Design MACRegister, start of the top module:
module MACRegister(
    input clk,
    input rst,
    input [1:0] opcode,
    input [15:0] a,
    input [15:0] b,
    output [31:0] dataOut
    );
    reg [31:0] register;
    assign dataOut = register;
    wire [31:0] product;
    wire [31:0] sum;
    ArrayMultiplier multiplier(a, b, product);
    Adder32 adder(register, product, sum);
    always @ (posedge clk) begin
        if (rst)
            register <= 32'd0;
        else case (opcode)
            2'd1:  
                register <= {a, b};
            2'd2:  
                register <= sum;
        endcase
    end
endmodule
Settings: LEC_CHECK=0, CAP_MARGIN=20, CELL_PAD_IN_SITES_GLOBAL_PLACEMENT=0, CORE_MARGIN=2, CORE_UTILIZATION=41, CTS_CLUSTER_SIZE=76, GPL_ROUTABILITY_DRIVEN=0, GPL_TIMING_DRIVEN=1, MAX_ROUTING_LAYER=met5, MIN_ROUTING_LAYER=met1, PLACE_DENSITY=0.93, SETUP_SLACK_MARGIN=-1.53, SLEW_MARGIN=20; clock period 25.6 ns.
run.sh (not shown) runs the stock make flow with config.mk's settings and CLKGATE_MAP_FILE=.
Change:
Settings changed: CELL_PAD_IN_SITES_GLOBAL_PLACEMENT 0 to not set, CORE_UTILIZATION 41 to 68, CTS_CLUSTER_SIZE 76 to not set, GPL_ROUTABILITY_DRIVEN 0 to not set, GPL_TIMING_DRIVEN 1 to not set, MAX_ROUTING_LAYER met5 to not set, MIN_ROUTING_LAYER met1 to not set, PLACE_DENSITY 0.93 to not set, SETUP_SLACK_MARGIN -1.53 to -0.49.
Clock period 25.6 ns to 15.3 ns, I/O delays scaled along.
This time the run ran to the end with violations: negative setup slack.
Worst hold slack is about the same.
Non-clock buffer count rose by 38.
Worst setup slack is worse by 5600 ps.
Die size fell by 39%.
Register-to-register slack is worse by 8400 ps.
Sequential cell count does not change.
Change:
Settings changed: CORE_UTILIZATION 68 to 69, SETUP_SLACK_MARGIN -0.49 to 1.0.
Clock period 15.3 ns to 11.4 ns, I/O delays scaled along.
Result: The new run completed and failed the layout checks on negative setup slack. Synthesized area is unchanged. Via count grows slightly. Setup slack degrades by 3200 ps. Cell count grows slightly. Clock-buffer cell count stays the same. Global-route usage grows by 2.2 points. Register-to-register slack degrades by 3900 ps.
Change:
Settings changed: ABC_AREA set to 1, CORE_UTILIZATION 69 to 72, PLACE_DENSITY_LB_ADDON set to 0.08, SETUP_SLACK_MARGIN 1.0 to not set.
Clock period 11.4 ns to 14.1 ns, I/O delays scaled along.
Outcome: The changed run ran to the end with violations: negative setup slack. Die size stays flat. Global-route usage fell by 0.61 points. Non-clock buffer count went down by 11. Worst hold slack improved by 43 ps. Core utilization rose by 0.82 points. Wire length climbs by 5.0%. Design area grows by 1.0%. Via count climbs by 13%. Setup slack improved by 2100 ps.

* * *

build 2:
MACRegister again, from the RTL that the note above started with.
export LEC_CHECK = 0
export ABC_AREA = 1
export CAP_MARGIN = 5
export CELL_PAD_IN_SITES_GLOBAL_PLACEMENT = 1
export CORE_ASPECT_RATIO = 0.51
export CORE_MARGIN = 2
export CORE_UTILIZATION = 54
export CTS_CLUSTER_DIAMETER = 390
export CTS_CLUSTER_SIZE = 88
export PLACE_DENSITY = 0.42
export SETUP_SLACK_MARGIN = -1.61
export SLEW_MARGIN = 35
export TNS_END_PERCENT = 25
create_clock -name core_clock -period 21.5 [get_ports {clk}]
Build 2 closes out successfully: all stages finished, all timing, DRC and antenna checks passed.
Input-level comparison between build 88 and build 2:
- changing TNS_END_PERCENT from 25 to 75
- changing CORE_MARGIN from 2 to 7
- setting GPL_TIMING_DRIVEN to 0 for the first time
- setting PLACE_DENSITY_LB_ADDON to 0.08 for the first time
- changing CORE_ASPECT_RATIO from 0.51 to 0.98
- changing SETUP_SLACK_MARGIN from -1.61 to -0.87
- setting CELL_PAD_IN_SITES_DETAIL_PLACEMENT to 1 for the first time
- changing CAP_MARGIN from 5 to 0
- setting MAX_ROUTING_LAYER to met5 for the first time
- changing SLEW_MARGIN from 35 to 25
- removing PLACE_DENSITY (formerly 0.42)
- removing ABC_AREA (formerly 1)
Findings:
| area occupied by multi-input gates | lower: build 2 |. Compared with build 2, in build 88 flop count closely matched the old numbers; met1 routed wirelength after detailed routing decreased by about 1.6% relative to the old numbers; register-to-register slack decreased by 0.18 ns relative to the old numbers; detailed-route vias per instance increased by 13% relative to the old numbers. Comparing final critical delay including setup and external delays for build 88 and build 2, the smaller number came from build 2. In build 88 the top achievable clock speed turned out 0.0011 GHz lower than in build 2. Build 88 vs build 2: final cell count without fillers down by more than 10%. The wire length reported by the detailed router in build 88 was higher than what build 2 gave. The lower final standard cell utilization of the core of build 88 and build 2 is in build 2. Build 88 and build 2 ended up with nearly the same flop share of the area.
Input-level comparison between build 47 and build 88:
- putting PLACE_DENSITY at 0.81 where nothing was set
- clearing PLACE_DENSITY_LB_ADDON, which used to be 0.08
- swapping -0.87 for 2.54 in SETUP_SLACK_MARGIN
- clearing CELL_PAD_IN_SITES_DETAIL_PLACEMENT, which used to be 1
- clearing GPL_TIMING_DRIVEN, which used to be 0
- clearing MAX_ROUTING_LAYER, which used to be met5
- swapping 25 for 35 in SLEW_MARGIN
- swapping 0.98 for 1.38 in CORE_ASPECT_RATIO
- swapping 7 for 2 in CORE_MARGIN
- swapping 0 for 20 in CAP_MARGIN
Findings:
Routed wire in build 47 totals less than in build 88. Build 88 -> build 47: number of inverters outside the clock class in the layout delta 0, exact match. Going from build 88 to build 47, the utilization was found to have gone down by 2.7 points. Re post-layout instance area: build 47 and build 88 aren't equal, and the lower value belongs to build 47. Max worst hold slack across build 47 and build 88: build 88. Diff build 88 -> build 47: final critical-path setup slack went up by 2.21 ns, synthesized cell count was more or less identical, number of cells after detailed placement went down by 7.8%, data-path buffer share of cell area in the final layout went down by 4.3 points.
The following lists how build 64 was set up differently from build 47:
- swapping 2.54 for -1.61 in SETUP_SLACK_MARGIN
- swapping 20 for 0 in CAP_MARGIN
- swapping 54 for 30 in CORE_UTILIZATION
- swapping 0.81 for 0.42 in PLACE_DENSITY
- putting ABC_AREA at 1 where nothing was set
- swapping 75 for 25 in TNS_END_PERCENT
[summary]
Lower cell count among build 64 and build 47: build 47
Compared with build 47, build 64 shows sum of met2 wire segment lengths after detailed routing that has gone up by more than a quarter.
Floorplan check, build 64 vs build 47: die outline larger in build 64
Build 64 and build 47 ended up with roughly the same area fraction in xor and xnor cells.
From build 47 to build 64 the numbers moved as follows: number of vias in the routed layout increased 441; routed wire length now larger.
Looking at number of non-clock buffers, build 64 sits 16% higher than build 47 does.
Overall die width: build 64 vs build 47 up about 36%
Area after synthesis went up by a few percent going from build 47 to build 64.
The setup slack of build 64 is smaller than that of build 47.
Inputs modified between build 64 and build 40:
- swapping 1 for 2 in CELL_PAD_IN_SITES_GLOBAL_PLACEMENT
- swapping 30 for 54 in CORE_UTILIZATION
- swapping -1.61 for -0.87 in SETUP_SLACK_MARGIN
- putting CELL_PAD_IN_SITES_DETAIL_PLACEMENT at 1 where nothing was set
- putting PLACE_DENSITY_LB_ADDON at 0.08 where nothing was set
- clearing PLACE_DENSITY, which used to be 0.42
- putting GPL_TIMING_DRIVEN at 0 where nothing was set
- swapping 35 for 25 in SLEW_MARGIN
- swapping 1.38 for 0.98 in CORE_ASPECT_RATIO
- swapping 2 for 10 in CORE_MARGIN
- swapping 0 for 20 in CAP_MARGIN
- clearing ABC_AREA, which used to be 1
- putting MAX_ROUTING_LAYER at met4 where nothing was set
- swapping 25 for 75 in TNS_END_PERCENT
Findings:
Re number of nets still failing antenna checks after routing: no difference whatsoever between build 64 and build 40.
Build 40 vs. build 64: synthesized cell count has decreased; hold slack has decreased; routability-driven placement congestion ratio has increased.
met2 track utilization from global routing for build 40: 9.9 points up relative to build 64
The signed area change from the synthesized netlist to the final layout reported for build 40 is greater than that of build 64 by 4.2 points.
Of build 64 and build 40, build 64 shows the lower estimated wirelength of the detail-placed design, with build 40 above it.
Comparing build 64 and build 40, chip area estimate from yosys synthesis is lower on build 40.
Relative to build 40, the following input files were edited for build 1:
- CELL_PAD_IN_SITES_GLOBAL_PLACEMENT changed from 2 to 1
- PLACE_DENSITY newly set to 0.42
- SLEW_MARGIN changed from 25 to 35
- CAP_MARGIN changed from 20 to 5
- TNS_END_PERCENT changed from 75 to 25
- CORE_MARGIN changed from 10 to 2
- MAX_ROUTING_LAYER removed (was met4)
- PLACE_DENSITY_LB_ADDON removed (was 0.08)
- GPL_TIMING_DRIVEN removed (was 0)
- CORE_ASPECT_RATIO changed from 0.98 to 1.38
- SETUP_SLACK_MARGIN changed from -0.87 to 0.74
- ABC_AREA newly set to 1
- CELL_PAD_IN_SITES_DETAIL_PLACEMENT removed (was 1)
Notes after the runs:
- Build 40: no failed stages, no open violations at the end
- Having completed the whole flow, build 1 delivered a layout that passed the timing, DRC and antenna checks.
- Across both runs, horizontal die dimension was lower for build 1 than for build 40.
- The higher share of synthesized area occupied by flip-flops and latches came out of build 40.
- Build 40 → build 1: met1 demand-to-capacity share in global routing saw a decrease, maximum number of pins on one net before global-route repair saw an increase.
